==> trial 17 <==
==> flow/design.v <==
module ALU(
	input[31:0] SrcA,
	input[31:0] SrcB,
	input[3:0] ALUOp,
	output reg[31:0] ALUResult,
	output reg[3:0] ALUFlags
	);
	always @ (*)
	begin
		ALUFlags = 4'b0000;
		if(SrcA == SrcB)
			ALUFlags[2] = 1'b1;
		case(ALUOp)
			4'b0010:
			begin
				ALUResult = SrcA - SrcB;
			end
			4'b0100:
			begin
				ALUResult = SrcA + SrcB;
			end
			4'b1010:
			begin
				ALUResult = SrcA - SrcB;
			end
			4'b1101:
			begin
				ALUResult = SrcB;
			end
			default:
			begin
				ALUResult = 32'h00000000;
			end
		endcase
	end
endmodule
module Extend(  
	input[23:0] in,
	input[1:0] ImmSrc,
	output reg[31:0] ExtImm
	);
	integer i;
	always @ (*)
	begin
		case(ImmSrc  )
		  2'b00:
		begin
			ExtImm[7:0] = in[7:0];
			for(i=8; i<32; i=i+1)
				ExtImm[i] = in[7];
		end
		  2'b01:
		begin
			ExtImm[11:0] = in[11:0];
			for(i=12; i<32; i=i+1)
				ExtImm[i] = 'b0;
		end
		  2'b10:
		begin
			ExtImm[1:0] = 2'b00;
			ExtImm[25:2] = in[23:0];
			for(i=26; i<32; i=i+1)
				ExtImm[i] = in[23];
		end
		default:
			ExtImm = 'h00000000;
		endcase
	end
endmodule
module RegisterFile(
	input clk, 
	input reset, 
	input we,
	input[1:0] RegSrc,
	input[3:0] addr1,
	input[3:0] addr2,
	input[3:0] addr3,
	input[3:0] waddr,
	input[31:0] wdata,
	input[31:0] pcin,
	output reg[31:0] data1,
	output reg[31:0] data2,
	output reg[31:0] data3,
	output[31:0] pcout
	);
	reg[31:0] registers[15:0];
	integer idx;
	assign pcout = registers[15];
	always @ (posedge clk)
	begin
		if (reset)
		begin
			for(idx=0; idx<=15; idx=idx+1) begin
				registers[idx] <= 'h00000000;
			end
		end
		else  
		begin
			if(  we)
			begin
				if(RegSrc[0] != 1'b1)
					registers[waddr] <= wdata;
				else
					registers[14] <= registers[15] + 'd4;
			end
			if(  waddr != 4'b1111 || RegSrc[0] == 1'b1 || we == 1'b0)
				registers[15] <= pcin;
		end
	end
	always @ (*)
	begin
		begin
			if(  addr1 == 15)
			begin
				data1 = registers[15] + 32'd8;
			end
			else
			begin
				data1 = registers[addr1];
			end
			if(  addr2 == 15)
			begin
				data2 = registers[15] + 32'd8;
			end
			else
			begin
				if (  RegSrc[1] == 1'b0)
					data2 = registers[addr2];
				else
					data2 = registers[waddr];
			end
			if(  addr3 == 15)
			begin
				data3 = registers[15] + 32'd8;
			end
			else
			begin
				data3 = registers[addr3];
			end
		end
	end
endmodule
module Decoder (
	input[1:0] op,
	input[5:0] funct,
	output reg MemtoReg,
	output reg ALUSrc,
	output reg[1:0] ImmSrc,
	output reg[1:0] RegSrc,
	output reg[3:0] ALUOp,
	output reg Svalue
	);
	always @(*)
	begin
		case (op)
			2'b00:
			begin
				MemtoReg = 1'b0;
				ALUOp = funct[4:1];
				Svalue = funct[0];
				if(funct[5] == 1'b1)
				begin
					ALUSrc = 1'b1;
					ImmSrc = 2'b00;  
					RegSrc = 2'b00;
				end
				else
				begin
					ALUSrc = 1'b0;
					ImmSrc = 2'b00;
					RegSrc = 2'b00;
				end
			end
			2'b01:
			begin
				MemtoReg = 1'b1;
				ALUOp = (funct[3] == 1'b1) ? 4'b0100 : 4'b0010;
				Svalue = 1'b0;
				if(funct[5] == 1'b0)
				begin
					ALUSrc = 1'b1;
					ImmSrc = 2'b01;
					RegSrc = 2'b00;
				end
				else 
				begin
					ALUSrc = 1'b0;
					ImmSrc = 2'b01;
					RegSrc = 2'b00;				
				end
			end
			2'b10:
			begin
				MemtoReg = 1'b0;
				ALUOp = 4'b0100;
				Svalue = 1'b0;
				ALUSrc = 1'b1;
				ImmSrc = 2'b10;
				RegSrc = 2'b01;
			end
			default:
			begin
				MemtoReg = 1'b0;
				ALUOp = 4'b0000;
				Svalue = 1'b0;
				ALUSrc = 1'b0;
				ImmSrc = 2'b00;
				RegSrc = 2'b00;
			end
		endcase
	end
endmodule
module ConditionalLogic (
	input clk,
	input reset,
	input[1:0] op,
	input[5:0] funct,
	input[3:0] cond,
	input[3:0] ALUFlags,
	output reg PCSrc,
	output reg RegWrite,
	output reg MemWrite
	);
	reg condEx;
	reg Zero;
	always @(posedge clk)
	begin
		if (reset)
			Zero <= 1'b0;
		else if (op == 2'b00 && funct[4:1] == 4'b1010 && condEx == 1'b1)
			Zero <= ALUFlags[2];
	end
	always @(*)
	begin
		case(cond)
			4'b0000: condEx = (Zero == 1'b1) ? 1'b1 : 1'b0;
			4'b0001: condEx = (Zero == 1'b0) ? 1'b1 : 1'b0;
			default: condEx = 1'b1;
		endcase
	end
	always @(*)
	begin
		case(op)
			2'b00: 
			begin
				PCSrc = 1'b0;
				MemWrite = 1'b0;
				if(condEx == 1'b1)
					RegWrite = (funct[4:1] == 4'b0010 || funct[4:1] == 4'b0100 || funct[4:1] == 4'b1101) ? 1'b1 : 1'b0;
				else
					RegWrite = 1'b0;
			end
			2'b01:
			begin
				PCSrc = 1'b0;
				if(condEx == 1'b1)
				begin
					MemWrite = ~funct[0];
					RegWrite = funct[0];
				end
				else
				begin
					MemWrite = 1'b0;
					RegWrite = 1'b0;
				end
			end
			2'b10:
			begin
				MemWrite = 1'b0;
				if(condEx == 1'b1)
				begin
					PCSrc = 1'b1;
					RegWrite = (funct[4] == 1'b1) ? 1'b1 : 1'b0;
				end
				else
				begin
					PCSrc = 1'b0;
					RegWrite = 1'b0;
				end
			end
			default:
			begin
				PCSrc = 1'b0;
				MemWrite = 1'b0;
				RegWrite = 1'b0;
			end
		endcase
	end
endmodule
module ControlUnit(
	input clk,
	input reset,
	input[3:0] ALUFlags,
	input[3:0] cond,
	input[1:0] op,
	input[5:0] funct,
	output[3:0] ALUOp,
	output[1:0] ImmSrc,
	output[1:0] RegSrc,
	output PCSrc,
	output RegWrite,
	output MemWrite,
	output MemtoReg,
	output ALUSrc,
	output Svalue
	);
	Decoder _decoder(
		.op			(op),
		.funct		(funct),
		.MemtoReg	(MemtoReg),
		.ALUSrc		(ALUSrc),
		.ImmSrc		(ImmSrc),
		.RegSrc		(RegSrc),
		.ALUOp 		(ALUOp),
		.Svalue		(Svalue));
	ConditionalLogic _conditional(
		.clk		(clk),
		.reset		(reset),
		.op			(op),
		.funct		(funct),
		.cond		(cond),
		.ALUFlags	(ALUFlags),
		.PCSrc		(PCSrc),
		.RegWrite	(RegWrite),
		.MemWrite	(MemWrite));
endmodule
module ARMProcessor(
	input clk,
	input reset,
	output[31:0] pc,
	input[31:0] inst,
	input nIRQ,
	output[3:0] be,
	output[31:0] memaddr,
	output memwrite,
	output memread,
	output[31:0] writedata,
	input[31:0] readdata
	);
	assign pc = pctmp;
	assign be = 4'b1111;  
	wire[3:0] ReadAddr1, ReadAddr2, WriteAddr;
	wire[31:0] ReadData1, ReadData2, ReadData3;
	wire[31:0] Result, ExtImm, SrcB, ALUResult, PCPlus4, PCBranch, pctmp;
	wire[3:0] ALUOp, ALUFlags;
	wire[1:0] RegSrc, ImmSrc;
	wire PCSrc, RegWrite, MemWrite, MemtoReg, ALUSrc, Svalue;
	wire[31:0] NextPC;
	assign ReadAddr1 = inst[19:16];
	assign ReadAddr2 = inst[3:0];
	assign WriteAddr = inst[15:12];
	assign memaddr = ALUResult;
	assign memwrite = MemWrite;
	assign memread = 'b1;
	assign writedata = ReadData3;
	assign SrcB = (ALUSrc == 1'b0) ? ReadData2 : ExtImm;
	assign Result = (MemtoReg == 1'b0) ? ALUResult : readdata;
	assign PCPlus4 = pctmp + 32'd4;
	assign PCBranch = pctmp + ExtImm + 32'd8;
	assign NextPC = (PCSrc == 1'b0) ? PCPlus4 : PCBranch;
	ControlUnit _ControlUnit(
			.clk(clk),
			.reset(reset),
			.ALUFlags(ALUFlags), 
			.cond(inst[31:28]), 
			.op(inst[27:26]), 
			.funct(inst[25:20]), 
			.ALUOp(ALUOp), 
			.ImmSrc(ImmSrc), 
			.RegSrc(RegSrc),  
			.PCSrc(PCSrc), 
			.RegWrite(RegWrite), 
			.MemWrite(MemWrite), 
			.MemtoReg(MemtoReg), 
			.ALUSrc(ALUSrc), 
			.Svalue(Svalue)
	);
	RegisterFile _RegisterFile( 
			.clk(clk), 
			.reset(reset), 
			.we(RegWrite), 
			.RegSrc(RegSrc), 
			.addr1(ReadAddr1), 
			.addr2(ReadAddr2), 
			.addr3(WriteAddr),
			.waddr(WriteAddr), 
			.wdata(Result), 
			.pcin(NextPC), 
			.data1(ReadData1), 
			.data2(ReadData2), 
			.data3(ReadData3), 
			.pcout(pctmp)
	);
	Extend _Extend( 
		.in(inst[23:0]), 
		.ImmSrc(ImmSrc), 
		.ExtImm(ExtImm) 
	);
	ALU _ALU( 
		.SrcA(ReadData1), 
		.SrcB(SrcB), 
		.ALUOp(ALUOp), 
		.ALUFlags(ALUFlags), 
		.ALUResult(ALUResult) 
	); 
endmodule
==> flow/run.sh <==
#!/bin/bash
# the make line also repeats each setting of config.mk as NAME=value (left out here)
make -C /OpenROAD-flow-scripts/flow DESIGN_CONFIG=/design/flow/config.mk WORK_HOME=/design/flow/orfs CLKGATE_MAP_FILE= finish
==> flow/config.mk <==
export PLATFORM = sky130hd
export DESIGN_NAME = ARMProcessor
export DESIGN_NICKNAME = ARMProcessor
export VERILOG_FILES = /design/flow/design.v
export SDC_FILE = /design/flow/constraint.sdc
export NUM_CORES = 4
export LEC_CHECK = 0
export CAP_MARGIN = 20
export CORE_MARGIN = 2
export CORE_UTILIZATION = 71
export CTS_CLUSTER_DIAMETER = 193
export HOLD_SLACK_MARGIN = -0.05
export MAX_ROUTING_LAYER = met4
export SETUP_SLACK_MARGIN = 2.29
export SLEW_MARGIN = 20
==> flow/constraint.sdc <==
create_clock -name core_clock -period 7.74 [get_ports {clk}]
set_input_delay 1.5480 -clock core_clock [delete_from_list [all_inputs] [get_ports {clk}]]
set_output_delay 1.5480 -clock core_clock [all_outputs]
set_load 0.01 [all_outputs]
==> build 36 (differences from trial 17) <==
CORE_UTILIZATION = 40   (was 71)
CTS_CLUSTER_DIAMETER = default   (was 193)
HOLD_SLACK_MARGIN = default   (was -0.05)
MAX_ROUTING_LAYER = default   (was met4)
SETUP_SLACK_MARGIN = 2.5   (was 2.29)
==> flow/constraint.sdc (replaced) <==
create_clock -name core_clock -period 7.95 [get_ports {clk}]
set_input_delay 1.5900 -clock core_clock [delete_from_list [all_inputs] [get_ports {clk}]]
set_output_delay 1.5900 -clock core_clock [all_outputs]
set_load 0.01 [all_outputs]
==> comparison table <==
Std-Cell Rows: trial 17 86; build 36 114
Resized cells post-CTS: trial 17 314; build 36 286
CORE AREA: trial 17 54900 um^2; build 36 97000 um^2
Run status: trial 17 did not finish; build 36 timing/DRC/antenna clean
Last stage reached: trial 17 global routing (5_1_grt); build 36 -
CTS root buffer: trial 17 sky130_fd_sc_hd__clkbuf_16; build 36 sky130_fd_sc_hd__clkbuf_16
Top-count cell post-synth: trial 17 sky130_fd_sc_hd__edfxtp_1; build 36 sky130_fd_sc_hd__edfxtp_1
Number of buffers created by CTS: trial 17 49; build 36 52
Synthesized area per cell: trial 17 11.4 um^2; build 36 11.4 um^2
Floorplan die area: trial 17 57200 um^2; build 36 101000 um^2
Number of buffers inserted to repair setup after CTS: trial 17 85; build 36 62
Vertical die dimension: trial 17 239 um; build 36 317 um
Starting density of the core: trial 17 71.6%; build 36 40.5%
Number of synthesized flops with an enable pin: trial 17 512; build 36 512
Worst slack at placement: trial 17 -0.490 ns; build 36 -0.351 ns
DIE WIDTH: trial 17 239 um; build 36 317 um
Detailed Place HPWL: trial 17 110000 um; build 36 111000 um
Cell count after synthesis: trial 17 3455; build 36 3455
Placed Instance Area: trial 17 45200 um^2; build 36 46300 um^2
Proportion of netlist area held by the largest area contributor: trial 17 39.1%; build 36 39.1%
Placed Instances: trial 17 4544; build 36 5152
Hold buffer count at CTS: trial 17 0; build 36 0
Share of flip-flops with an asynchronous set or reset: trial 17 0%; build 36 0%
Final weighted congestion in routability-driven placement: trial 17 1.07; build 36 0.989
Share of cell area taken by muxes after synthesis: trial 17 24.3%; build 36 24.3%
